## main
==> flow/design.v (excerpt) <==
module dmc_top (
    input         clk_i,
    input         rst_n_i,
    input         start_i,
    input         read_i,
    input         write_i,
    input  [31:0] address_i,
    input  [31:0] data_i,
    output [31:0] data_o,
    output        ready_o,
    output        mem_read_o,
    output        mem_write_o,
    output [31:0] mem_address_o,
    output [31:0] mem_data_o,
    input  [31:0] mem_data_i
);
For scale: roughly 2,900 cells after synthesis, ~1,600 flip-flops, ~200 I/O pins.
Settings: LEC_CHECK=0, CAP_MARGIN=20, CORE_MARGIN=2, CORE_UTILIZATION=68, CTS_CLUSTER_SIZE=29, SLEW_MARGIN=20; clock period 2.97 ns.
run.sh (not shown) runs the stock make flow with config.mk's settings and CLKGATE_MAP_FILE=.
main finished all stages; however, its layout fails the closing checks, the failures being negative setup slack.
Inputs modified between main and the feature branch:
- swapping 68 for 16 in CORE_UTILIZATION
- clearing CTS_CLUSTER_SIZE, which used to be 29
- swapping 2.97 for 4.19 in the clock period (ns, I/O delays scaled along)
==> results <==
The feature branch closes out successfully: all stages finished, all timing, DRC and antenna checks passed.
Relative to main, the clock insertion delay at the later pin of the skew report of the feature branch is higher by 0.07 ns.
Looking at highest-delay cell along the critical path, the mux4_2 result is from main; the nor4_4 one comes from the feature branch.
Going from main to the feature branch, count of plain and timing-repair buffers in the layout shrank by more than a quarter.
On relative slew slack, main and the feature branch are neck and neck.
Final clock period utilization by the worst path | the feature branch below main
Compared with main, the feature branch instantiates a larger number of cells.


run 1:
dmc_top again, from the RTL that the note above started with.
export LEC_CHECK = 0
export CAP_MARGIN = 20
export CORE_MARGIN = 2
export CORE_UTILIZATION = 40
export SLEW_MARGIN = 20
create_clock -name core_clock -period 4.19 [get_ports {clk_i}]
In summary, run 1 completed successfully, with a layout that passed the timing, design-rule and antenna checks.
--- input diff run 1..run 2 ---
- SETUP_SLACK_MARGIN now 0.3, previously not set
- CORE_UTILIZATION now 72, was 40
- CTS_CLUSTER_SIZE now 29, previously not set
- the clock period (ns, I/O delays scaled along) now 2.33, was 4.19
The sole clean run among run 2 and run 1 is run 1. Layout checks on run 2: not met. Flow itself completed; violations: negative setup slack. Run 2 ended up with a higher wire length of the first global-routing pass than run 1 did. Re cell count listed in synth_stat.txt: no difference whatsoever between run 1 and run 2. met2 layer wire length in the routed design ended up about 24% higher on run 2 than on run 1. Compared with run 1, run 2 ends up with more cell area.
> inputs changed (run 2 -> run 3)
- ABC_AREA now 1, previously not set
- CTS_CLUSTER_DIAMETER now 104, previously not set
- SLEW_MARGIN now 30, was 20
- TNS_END_PERCENT now 40, previously not set
- CTS_CLUSTER_SIZE now 13, was 29
- SETUP_SLACK_MARGIN now 0.69, was 0.3
- MIN_ROUTING_LAYER now met1, previously not set
- HOLD_SLACK_MARGIN now -0.08, previously not set
- CAP_MARGIN now 10, was 20
- PLACE_DENSITY_LB_ADDON now 0.02, previously not set
- CORE_ASPECT_RATIO now 0.5, previously not set
[summary]
- Run 3 -> stages 100% | layout checks FAIL | negative setup slack
- In run 3, net switching power figure is lower than in run 2.
- For the leakage power, run 3 came in 1.6 nW higher than run 2 did.
- Sort run 2 and run 3 by post-layout instance count excluding filler cells, ascending, and run 2 comes first.
- Floorplan check, run 3 vs run 2: die outline larger in run 3
- Run 3 vs run 2 — worst setup slack for register-to-register paths rose 0.38 ns.
- Between run 2 and run 3, the difference in sequential power is negligible.
- Combinational cell power sits lower in run 3 than in run 2.
- Run 3 ended up with a higher wire length on met1 than run 2 did.
Inputs modified between run 3 and run 4:
- clearing CTS_CLUSTER_DIAMETER, which used to be 104
- clearing HOLD_SLACK_MARGIN, which used to be -0.08
- clearing ABC_AREA, which used to be 1
- clearing PLACE_DENSITY_LB_ADDON, which used to be 0.02
- clearing SETUP_SLACK_MARGIN, which used to be 0.69
- clearing CTS_CLUSTER_SIZE, which used to be 13
- clearing MIN_ROUTING_LAYER, which used to be met1
- swapping 30 for 20 in SLEW_MARGIN
- swapping 72 for 66 in CORE_UTILIZATION
- clearing TNS_END_PERCENT, which used to be 40
- swapping 10 for 20 in CAP_MARGIN
- clearing CORE_ASPECT_RATIO, which used to be 0.5
- swapping 2.33 for 4.03 in the clock period (ns, I/O delays scaled along)
Topmost layer with routed signal wires: met4 -> run 4, met5 -> run 3. [run 4] detailed-route vias per instance fell about 5.5% relative to run 3. Against run 3, run 4 comes in about 54% lower on non-clock buffer count. Looking at main logic family after synthesis, the multiplexers result is from run 4; the simple AND/OR/NAND/NOR gates one comes from run 3. Having completed the whole flow, run 4 delivered a layout that passed the timing, design-rule and antenna checks. Cmp run 3 and run 4 / synthesized area / lower: run 4. Relative to run 3, the number of cells produced by synthesis measured on run 4 has decreased by more than a quarter.


Setup of onyx:
dmc_top again, from the RTL that the note above started with.
clock: 6.81 ns
lec_check: 0
cap_margin: 10
core_aspect_ratio: 0.81
core_margin: 2
core_utilization: 54
cts_cluster_diameter: 325
cts_cluster_size: 20
hold_slack_margin: 0.05
min_routing_layer: met1
place_density_lb_addon: 0.02
setup_slack_margin: 0.31
slew_margin: 10
tns_end_percent: 40
onyx was carried through to the last stage, and its layout satisfied the timing, design-rule and antenna checks.
For indigo, these inputs were changed with respect to onyx:
Settings: setting ABC_AREA to 1 for the first time; changing PLACE_DENSITY_LB_ADDON from 0.02 to 0.07; changing CTS_CLUSTER_DIAMETER from 325 to 373; changing CAP_MARGIN from 10 to 40; changing SLEW_MARGIN from 10 to 30; changing CTS_CLUSTER_SIZE from 20 to 13; changing CORE_UTILIZATION from 54 to 72; changing the clock period (ns, I/O delays scaled along) from 6.81 to 2.33.
### Flow results
- [compare] base=onyx new=indigo: wire length +45,000 um, largest fanout on the critical path -33, clock tree skew after final layout +0.014 ns, area of all placed cells without fillers +6600 um^2.
- Taking onyx as 1.0, indigo lands at 3.4 on met3 routed wirelength.
- indigo finished all stages; layout check result: FAIL, due to negative setup slack.
- Compare onyx and indigo | final tally of setup violations lower: onyx
- Between onyx and indigo, fraction of area in registers is higher for onyx, indigo comes in under that.
- onyx has a lower H-tree depth than indigo.
- Relative to onyx, routed length per placed instance has gone down in indigo.
- Measured against onyx, the count of mapped cells out of synthesis of indigo comes out at 1.5 times the reference value.
Relative to indigo, the following input files were edited for willow:
Settings: removing HOLD_SLACK_MARGIN (formerly 0.05); removing ABC_AREA (formerly 1); removing MIN_ROUTING_LAYER (formerly met1); removing CTS_CLUSTER_SIZE (formerly 13); changing CAP_MARGIN from 40 to 20; removing TNS_END_PERCENT (formerly 40); removing PLACE_DENSITY_LB_ADDON (formerly 0.07); changing SLEW_MARGIN from 30 to 20; changing CORE_UTILIZATION from 72 to 64; removing CORE_ASPECT_RATIO (formerly 0.81); removing SETUP_SLACK_MARGIN (formerly 0.31); removing CTS_CLUSTER_DIAMETER (formerly 373).
Findings:
Ran to the end and failed final checks on negative setup slack: willow. When willow is set beside indigo, its core utilization turns out to be 9.2 points smaller. Measured against each other, indigo and willow differ in global routing usage summed across all routing layers, the higher figure coming from indigo. Summary of willow over indigo: share of total power in combinational logic neither gained nor lost much; maximum net fanout on the critical path grew by 1; design area decreased by 0.52% relative to the old numbers. Lower per-instance average area after synthesis among indigo and willow: indigo. When willow is set beside indigo, its wire length on met3 turns out to be 24,000 um smaller.
Power figures rest on the tool's default switching activity, not on a simulated workload.
